==> 12-02 <==
// mult16_top
module mult16_top (
  input         clk,
  input  [15:0] a,
  input  [15:0] b,
  output [31:0] p
);
  reg  [15:0] a_r, b_r;
  reg  [31:0] p_r;
  wire [31:0] o;
  multiplier_16bit u_mul (.a(a_r), .b(b_r), .o(o));
  always @(posedge clk) begin
    a_r <= a;
    b_r <= b;
    p_r <= o;
  end
  assign p = p_r;
endmodule
clock: 15.0 ns
lec_check: 0
abc_area: 0
cap_margin: 5
core_margin: 2
core_utilization: 47
cts_cluster_diameter: 169
cts_cluster_size: 98
place_density: 0.42
slew_margin: 20
run.sh (not shown) runs the stock make flow with config.mk's settings and CLKGATE_MAP_FILE=.
==> 01-18: changes against 12-02 <==
ABC_AREA = unset   (was 0)
CAP_MARGIN = 0   (was 5)
CORE_ASPECT_RATIO = 0.5   (was unset)
CORE_UTILIZATION = 40   (was 47)
CTS_CLUSTER_DIAMETER = unset   (was 169)
CTS_CLUSTER_SIZE = unset   (was 98)
PLACE_DENSITY = unset   (was 0.42)
SETUP_SLACK_MARGIN = -1.43   (was unset)
TNS_END_PERCENT = 20   (was unset)
==> GITHUB_STEP_SUMMARY <==
### Flow metrics

| Metric | Value |
|---|---|
| Max Fclk | `71.02 MHz` |
| Num tapcells | `216` |
| Drt initial violations | `57` |
| Normalized max-slew margin | `56.03%` |
| Final clock-cell share | `3.750%` |
| Met3 wire len | `277 um` |
| Cycle use final | `93.87%` |
| Outcome | `timing/DRC/antenna clean` |
# the run above: 12-02

==> GITHUB_STEP_SUMMARY <==
### Flow metrics

| Metric | Value |
|---|---|
| Drt initial violations | `121` |
| Final clock-cell share | `3.234%` |
| Num tapcells | `259` |
| Met3 wire len | `317 um` |
| Outcome | `timing/DRC/antenna clean` |
| Normalized max-slew margin | `56.06%` |
# the run above: 01-18


---

==> exp/garnet: inputs <==
mult16_top again, from the RTL that the note above started with.
Settings: LEC_CHECK=0, ABC_AREA=1, CAP_MARGIN=5, CORE_MARGIN=2, CORE_UTILIZATION=58, CTS_CLUSTER_DIAMETER=328, CTS_CLUSTER_SIZE=98, PLACE_DENSITY_LB_ADDON=0.3, SLEW_MARGIN=20, TNS_END_PERCENT=85; clock period 15.0 ns.
==> inputs of exp/sierra, as changes to exp/garnet <==
ABC_AREA = not set   (was 1)
CAP_MARGIN = 20   (was 5)
CORE_UTILIZATION = 50   (was 58)
CTS_CLUSTER_DIAMETER = not set   (was 328)
CTS_CLUSTER_SIZE = not set   (was 98)
MAX_ROUTING_LAYER = met4   (was not set)
PLACE_DENSITY_LB_ADDON = 0.26   (was 0.3)
TNS_END_PERCENT = not set   (was 85)
==> inputs of exp/juniper, as changes to exp/garnet <==
CAP_MARGIN = 20   (was 5)
CELL_PAD_IN_SITES_GLOBAL_PLACEMENT = 3   (was not set)
CORE_ASPECT_RATIO = 0.85   (was not set)
CORE_UTILIZATION = 40   (was 58)
CTS_CLUSTER_DIAMETER = 54   (was 328)
CTS_CLUSTER_SIZE = not set   (was 98)
GPL_TIMING_DRIVEN = 0   (was not set)
PLACE_DENSITY_LB_ADDON = not set   (was 0.3)
TNS_END_PERCENT = not set   (was 85)
==> inputs of exp/umber, as changes to exp/garnet <==
ABC_AREA = not set   (was 1)
CAP_MARGIN = 40   (was 5)
CELL_PAD_IN_SITES_DETAIL_PLACEMENT = 2   (was not set)
CELL_PAD_IN_SITES_GLOBAL_PLACEMENT = 1   (was not set)
CORE_ASPECT_RATIO = 0.72   (was not set)
CORE_UTILIZATION = 30   (was 58)
CTS_CLUSTER_DIAMETER = not set   (was 328)
CTS_CLUSTER_SIZE = not set   (was 98)
MAX_ROUTING_LAYER = met5   (was not set)
MIN_ROUTING_LAYER = met2   (was not set)
PLACE_DENSITY_LB_ADDON = 0.26   (was 0.3)
SETUP_SLACK_MARGIN = 4.21   (was not set)
TNS_END_PERCENT = 35   (was 85)
==> comparison <==
Via count: exp/sierra < exp/garnet < exp/juniper < exp/umber. Of exp/sierra and exp/juniper, exp/juniper has the higher register-to-register slack (gap 70 ps). Wire length: exp/umber > exp/juniper > exp/garnet > exp/sierra. The highest fmax belongs to exp/umber, the lowest to exp/garnet. Between exp/garnet and exp/umber, the lower critical path depth is in exp/umber (gap 1). Clock skew: exp/garnet < exp/sierra < exp/juniper < exp/umber. Die size, lowest first: exp/garnet, exp/sierra, exp/juniper, exp/umber.
==> figures <==
item                                                                             exp/garnet              exp/juniper               exp/sierra                exp/umber
Run status                                                          complete, no violations  complete, no violations  complete, no violations  complete, no violations
Chip Height                                                                          122 um                   135 um                   128 um                   140 um
Cell Count Post-Placement                                                               909                     1066                      883                     1026
Overall chip area                                                                14800 um^2               21200 um^2               16400 um^2               27000 um^2
Wire length of the first global-routing pass                                        21.6 mm                  24.8 mm                  21.7 mm                  27.9 mm
Number of filler instances in the final layout                                         1072                     1898                     1329                     2649
Critical Path Slowest Stage Cell                                                    dfxtp_1                     fa_1                  dfxtp_1                     fa_2
Non-Clock Buffer Area Fraction                                                        7.54%                    14.2%                    7.54%                    7.98%
Core occupancy in the finished layout                                                 63.4%                    47.6%                    56.1%                    35.4%
Layout Nets                                                                            1017                     1081                      979                      988
Routed via count divided by cell count                                                 5.01                     4.36                     4.99                     5.69
Post-synthesis area per instance                                                  10.9 um^2                10.9 um^2                11.4 um^2                11.4 um^2
Origin of the worst min-delay path                                                   b_r[0]                   a_r[0]                   b_r[0]                   a_r[0]
Register clock-pin slew on the reported worst setup and hold paths                    50 ps                    60 ps                    50 ps                    60 ps
Seq area share                                                                        15.1%                    13.8%                    15.1%                    14.8%

---

==> xenon: inputs <==
mult16_top again, from the RTL that the note above started with.
## mult16_top
module mult16_top (
  input         clk,
  input  [15:0] a,
  input  [15:0] b,
  output [31:0] p
);
clock: 24.8 ns
lec_check: 0
cap_margin: 20
core_margin: 4
core_utilization: 27
gpl_timing_driven: 0
place_density_lb_addon: 0.17
slew_margin: 15
tns_end_percent: 5
==> fjord: changes against xenon <==
Settings changed: CORE_MARGIN 4 to 2, CORE_UTILIZATION 27 to 40, GPL_TIMING_DRIVEN 0 to default, PLACE_DENSITY_LB_ADDON 0.17 to default, SETUP_SLACK_MARGIN from default to -1.48, SLEW_MARGIN 15 to 20, TNS_END_PERCENT 5 to 15.
==> flow/constraint.sdc (replaced) <==
create_clock -name core_clock -period 15.0 [get_ports {clk}]
set_input_delay 3.0000 -clock core_clock [delete_from_list [all_inputs] [get_ports {clk}]]
set_output_delay 3.0000 -clock core_clock [all_outputs]
set_load 0.01 [all_outputs]
==> cedar: changes against xenon <==
Settings changed: ABC_AREA from default to 1, CORE_MARGIN 4 to 2, CORE_UTILIZATION 27 to 72, CTS_CLUSTER_DIAMETER from default to 348, GPL_TIMING_DRIVEN 0 to default, PLACE_DENSITY_LB_ADDON 0.17 to default, SLEW_MARGIN 15 to 20, TNS_END_PERCENT 5 to default.
==> flow/constraint.sdc (replaced) <==
create_clock -name core_clock -period 6.15 [get_ports {clk}]
set_input_delay 1.2300 -clock core_clock [delete_from_list [all_inputs] [get_ports {clk}]]
set_output_delay 1.2300 -clock core_clock [all_outputs]
set_load 0.01 [all_outputs]
==> out/results.tsv <==
metric	value	unit
result of the run	finished clean	
timing-limited maximum frequency	0.0714	GHz
number of nets in the final layout	1022	
number of cells on the worst hold path	1	
overall chip area	31300	sq um
beginning of the critical path	b_r[1]	
overall routing resource usage	10.3	%
yosys stat chip area	7710	sq um
final core utilization	32.7	%
# the run above: xenon

==> out/results.tsv <==
metric	value	unit
result of the run	finished clean	
overall routing resource usage	13.1	%
yosys stat chip area	7710	sq um
beginning of the critical path	a_r[13]	
number of cells on the worst hold path	1	
# the run above: fjord

==> out/results.tsv <==
metric	value	unit
result of the run	complete, but fails checks	
SO Viols	negative setup slack	
timing-limited maximum frequency	0.0801	GHz
number of cells on the worst hold path	2	
final core utilization	83.4	%
overall chip area	12000	sq um
root cell of the clock tree	sky130_fd_sc_hd__clkbuf_8	
final worst-path setup slack	-6330	ps
total of endpoints with negative setup slack in the final report	20	
number of nets in the final layout	1078	
worst reg2reg setup slack	-6330	ps
# the run above: cedar

